==> flow/design.v (excerpt) <==
module mips_core (
	input         clk,
	input         rst,           
	output [31:0] imem_addr,     
	input  [31:0] imem_rdata,    
	output [31:0] dmem_addr,     
	output [31:0] dmem_wdata,    
	output        dmem_we,       
	input  [31:0] dmem_rdata,    
	output        halt           
);
	wire pipeReset = rst;
	wire pipeWrite = 1'b1;
	wire syscall_D, syscall_E, syscall_M, syscall_W;
	wire [31:0] pcValue, pcNext;
	wire [31:0] pcPlus4_F, pcPlus4_D, pcPlus4_E;
	wire [31:0] pcOffsetNextInst_E;
	wire pcSrc;
	wire [31:0] instruction, instruction_D;
	wire [5:0] instrOpCode, instrFunct;
	wire [15:0] instrImm;
	wire [4:0] instrRs, instrRs_E;
	wire [4:0] instrRt, instrRt_E;
	wire [4:0] instrRd, instrRd_E;
	wire [4:0] instrShamt;
	wire [31:0] imm32_D, imm32_E;
	wire [31:0] regData1, regData1_E;
	wire [31:0] regData2, regData2_E, regData2_M;
	wire [31:0] writeData;
	wire [4:0] readReg1, readReg2;
	wire [4:0] writeReg_E, writeReg_M, writeReg;
	wire regWrite_D, regWrite_E, regWrite_M, regWrite;
	wire [31:0] aluOprd1, aluOprd2_FWD, aluOprd2;
	wire [4:0] aluShamt;
	wire [3:0] aluOp_D, aluOp;
	wire [31:0] aluResult, aluResult_M, aluResult_W;
	wire aluZero;
	wire [31:0] memDataOut, memDataOut_W;
	wire memWrite_D, memRead_D, loadFullWord_D, loadSigned_D;
	wire memWrite_E, memRead_E, loadFullWord_E, loadSigned_E;
	wire memWrite_M, memRead_M, loadFullWord_M, loadSigned_M;
	wire branch_D, aluSrc_D, regDst_D;
  ...
Settings: LEC_CHECK=0, CAP_MARGIN=15, CORE_MARGIN=2, CORE_UTILIZATION=72, CTS_CLUSTER_DIAMETER=98, CTS_CLUSTER_SIZE=41, PLACE_DENSITY=0.65, SETUP_SLACK_MARGIN=-0.3, SLEW_MARGIN=20; clock period 2.9 ns.
run.sh (not shown) runs the stock make flow with config.mk's settings and CLKGATE_MAP_FILE=.
The starting point never finished: it broke off in 5_1_grt, error GRT-0116.
Edit:
Settings changed: CAP_MARGIN 15 to 20, CORE_UTILIZATION 72 to 58, CTS_CLUSTER_DIAMETER 98 to not set, CTS_CLUSTER_SIZE 41 to not set, PLACE_DENSITY 0.65 to not set, SETUP_SLACK_MARGIN -0.3 to not set.
Clock period 2.9 ns to 5.06 ns, I/O delays scaled along.
The new run produced a layout that fails on negative setup slack.
Die area goes up by 24%.
Area after synthesis stays the same.
Synthesized cell count does not change.
Edit:
Settings changed: CORE_UTILIZATION 58 to 65.
Clock period 5.06 ns to 10.5 ns, I/O delays scaled along.
After rerunning:
- The changed run completed without violations
- power came out lower by well over a third
- design area shrinks by a little under a tenth
- setup slack gets better by 2.9 ns
- non-clock buffer count is lower by 792
- via count increases slightly
Edit:
Settings changed: CORE_UTILIZATION 65 to 70, CTS_CLUSTER_DIAMETER set to 343, CTS_CLUSTER_SIZE set to 18, SLEW_MARGIN 20 to 35.
Clock period 10.5 ns to 6.51 ns, I/O delays scaled along.
After rerunning:
- The changed run died in 5_1_grt
- area after synthesis stays the same
- die size is lower by 7.1%
- synthesized cell count stays the same

========
mips_core again, from the RTL that the note above started with.
export LEC_CHECK = 0
export CAP_MARGIN = 5
export CORE_MARGIN = 2
export CORE_UTILIZATION = 72
export CTS_CLUSTER_DIAMETER = 98
export CTS_CLUSTER_SIZE = 41
export PLACE_DENSITY = 0.65
export SETUP_SLACK_MARGIN = 0.73
export SLEW_MARGIN = 20
create_clock -name core_clock -period 3.74 [get_ports {clk}]
The starting point ended with an error in 4_1_cts, error DPL-0033.
Rerun with:
Settings changed: CAP_MARGIN 5 to 35, CORE_UTILIZATION 72 to 61, CTS_CLUSTER_DIAMETER 98 to unset, CTS_CLUSTER_SIZE 41 to unset, PLACE_DENSITY 0.65 to unset, SETUP_SLACK_MARGIN 0.73 to 1.27.
Clock period 3.74 ns to 5.06 ns, I/O delays scaled along.
Outcome: Now the flow finished with negative setup slack left; area after synthesis stays the same; synthesized cell count is unchanged; die area climbs by 18%.

========
mips_core again, from the RTL that the note above started with.
## mips_core
module mips_core (
	input         clk,
	input         rst,           
	output [31:0] imem_addr,     
	input  [31:0] imem_rdata,    
	output [31:0] dmem_addr,     
	output [31:0] dmem_wdata,    
	output        dmem_we,       
	input  [31:0] dmem_rdata,    
	output        halt           
);
make LEC_CHECK=0 ABC_AREA=1 CAP_MARGIN=20 CELL_PAD_IN_SITES_GLOBAL_PLACEMENT=2 CORE_ASPECT_RATIO=1.25 CORE_MARGIN=6 CORE_UTILIZATION=40 GPL_TIMING_DRIVEN=0 MAX_ROUTING_LAYER=met4 SLEW_MARGIN=20 finish   # period 10.0 ns
The first run went through all stages and came out clean.
Next try:
==> flow/config.mk (replaced) <==
export PLATFORM = sky130hd
export DESIGN_NAME = mips_core
export DESIGN_NICKNAME = mips_core
export VERILOG_FILES = /design/flow/design.v
export SDC_FILE = /design/flow/constraint.sdc
export NUM_CORES = 4
export LEC_CHECK = 0
export CAP_MARGIN = 20
export CORE_MARGIN = 2
export CORE_UTILIZATION = 66
export SLEW_MARGIN = 35
==> flow/constraint.sdc (replaced) <==
create_clock -name core_clock -period 6.51 [get_ports {clk}]
set_input_delay 1.3020 -clock core_clock [delete_from_list [all_inputs] [get_ports {clk}]]
set_output_delay 1.3020 -clock core_clock [all_outputs]
set_load 0.01 [all_outputs]
This time the run produced a layout that fails on negative setup slack.
Routed wire length falls by 35%.
Sequential power grows by 63%.
Flip-flop count does not change.
Design area fell by 2.2%.

========
## run 1
Starting RTL as in the previous note.
clock: 13.3 ns
lec_check: 0
abc_area: 0
cap_margin: 20
cell_pad_in_sites_global_placement: 0
core_margin: 7
core_utilization: 70
cts_cluster_diameter: 324
min_routing_layer: met2
setup_slack_margin: 1.5
slew_margin: 20
Seen in the log of run 1: GRT-0116 during global routing (5_1_grt), after which the run never completed.
Input changes introduced in run 2 (baseline for comparison: run 1):
==> flow/config.mk <==
export PLATFORM = sky130hd
export DESIGN_NAME = mips_core
export DESIGN_NICKNAME = mips_core
export VERILOG_FILES = /design/flow/design.v
export SDC_FILE = /design/flow/constraint.sdc
export NUM_CORES = 4
export LEC_CHECK = 0
export ABC_AREA = 1
export CAP_MARGIN = 20
export CORE_MARGIN = 2
export CORE_UTILIZATION = 62
export CTS_CLUSTER_SIZE = 100
export SLEW_MARGIN = 20
==> flow/constraint.sdc <==
create_clock -name core_clock -period 5.06 [get_ports {clk}]
set_input_delay 1.0120 -clock core_clock [delete_from_list [all_inputs] [get_ports {clk}]]
set_output_delay 1.0120 -clock core_clock [all_outputs]
set_load 0.01 [all_outputs]
--- outcome ---
Run 2: complete, dirty (setup timing)
Status(run 1) = ERROR, stage = global routing (5_1_grt)
The number of placement rows in run 2 was higher than what run 1 gave.
Per the comparison of run 2 with run 1, number of standard cells after synthesis grew by 3160; post-synthesis share of cell area spent on full adders, half adders and majority gates held; total cell area reported by yosys after synthesis +2100 µm²; average size of a mapped cell has decreased; multiplexer share of the synthesized area decreased by 24 points relative to the old numbers.
[inputs] run 3 vs run 2
diff --git a/flow/config.mk b/flow/config.mk
--- a/flow/config.mk
+++ b/flow/config.mk
@@ -8 +7,0 @@
-export ABC_AREA = 1
@@ -11,3 +10,4 @@
-export CORE_UTILIZATION = 62
-export CTS_CLUSTER_SIZE = 100
-export SLEW_MARGIN = 20
+export CORE_UTILIZATION = 66
+export CTS_CLUSTER_SIZE = 50
+export SETUP_SLACK_MARGIN = -0.31
+export SLEW_MARGIN = 35
## What came out
- No final results exist for run 3, since it was stopped by error GRT-0116 during global routing (5_1_grt).
- On area fraction in and, or, nand and nor cells after synthesis: run 3 sits below run 2.
- Measured against each other, run 2 and run 3 differ in net count of the mapped netlist, the higher figure coming from run 2.
- Die size: run 3 is under run 2
- When the final numbers for run 2 and run 3 were put side by side, the area after synthesis turned out to be greater in run 2.
- Count of different cell masters after synthesis: run 3 > run 2
- Diff run 2 -> run 3 | count of mapped cells out of synthesis | down by more than a quarter
- Half-perimeter wire length after detailed placement is lower on run 2
- Share of synthesized cell area in and-or and or-and compound cells (lower): run 3
- Yosys-reported design area after synthesis for run 3: 3.0% down relative to run 2
--- input diff run 3..run 4 ---
diff --git a/flow/config.mk b/flow/config.mk
--- a/flow/config.mk
+++ b/flow/config.mk
@@ -7,0 +8 @@
+export ABC_AREA = 0
@@ -8,0 +10 @@
+export CELL_PAD_IN_SITES_DETAIL_PLACEMENT = 0
@@ -11,2 +13 @@
-export CTS_CLUSTER_SIZE = 50
-export SETUP_SLACK_MARGIN = -0.31
+export CTS_CLUSTER_SIZE = 46
==> flow/constraint.sdc <==
create_clock -name core_clock -period 5.53 [get_ports {clk}]
set_input_delay 1.1060 -clock core_clock [delete_from_list [all_inputs] [get_ports {clk}]]
set_output_delay 1.1060 -clock core_clock [all_outputs]
set_load 0.01 [all_outputs]
Results
- Run 4 did not finish; the tool stopped in clock tree synthesis (4_1_cts) with error DPL-0033.
- Diff run 3..run 4 | post-synthesis area per instance | unchanged
- The final weighted congestion in routability-driven placement of run 4 is lower than that of run 3.
- Run 3 and run 4 ended up with nearly the same chip area.
- Re cell area after synthesis: no difference whatsoever between run 4 and run 3.
Power figures rest on the tool's default switching activity, not on a simulated workload.
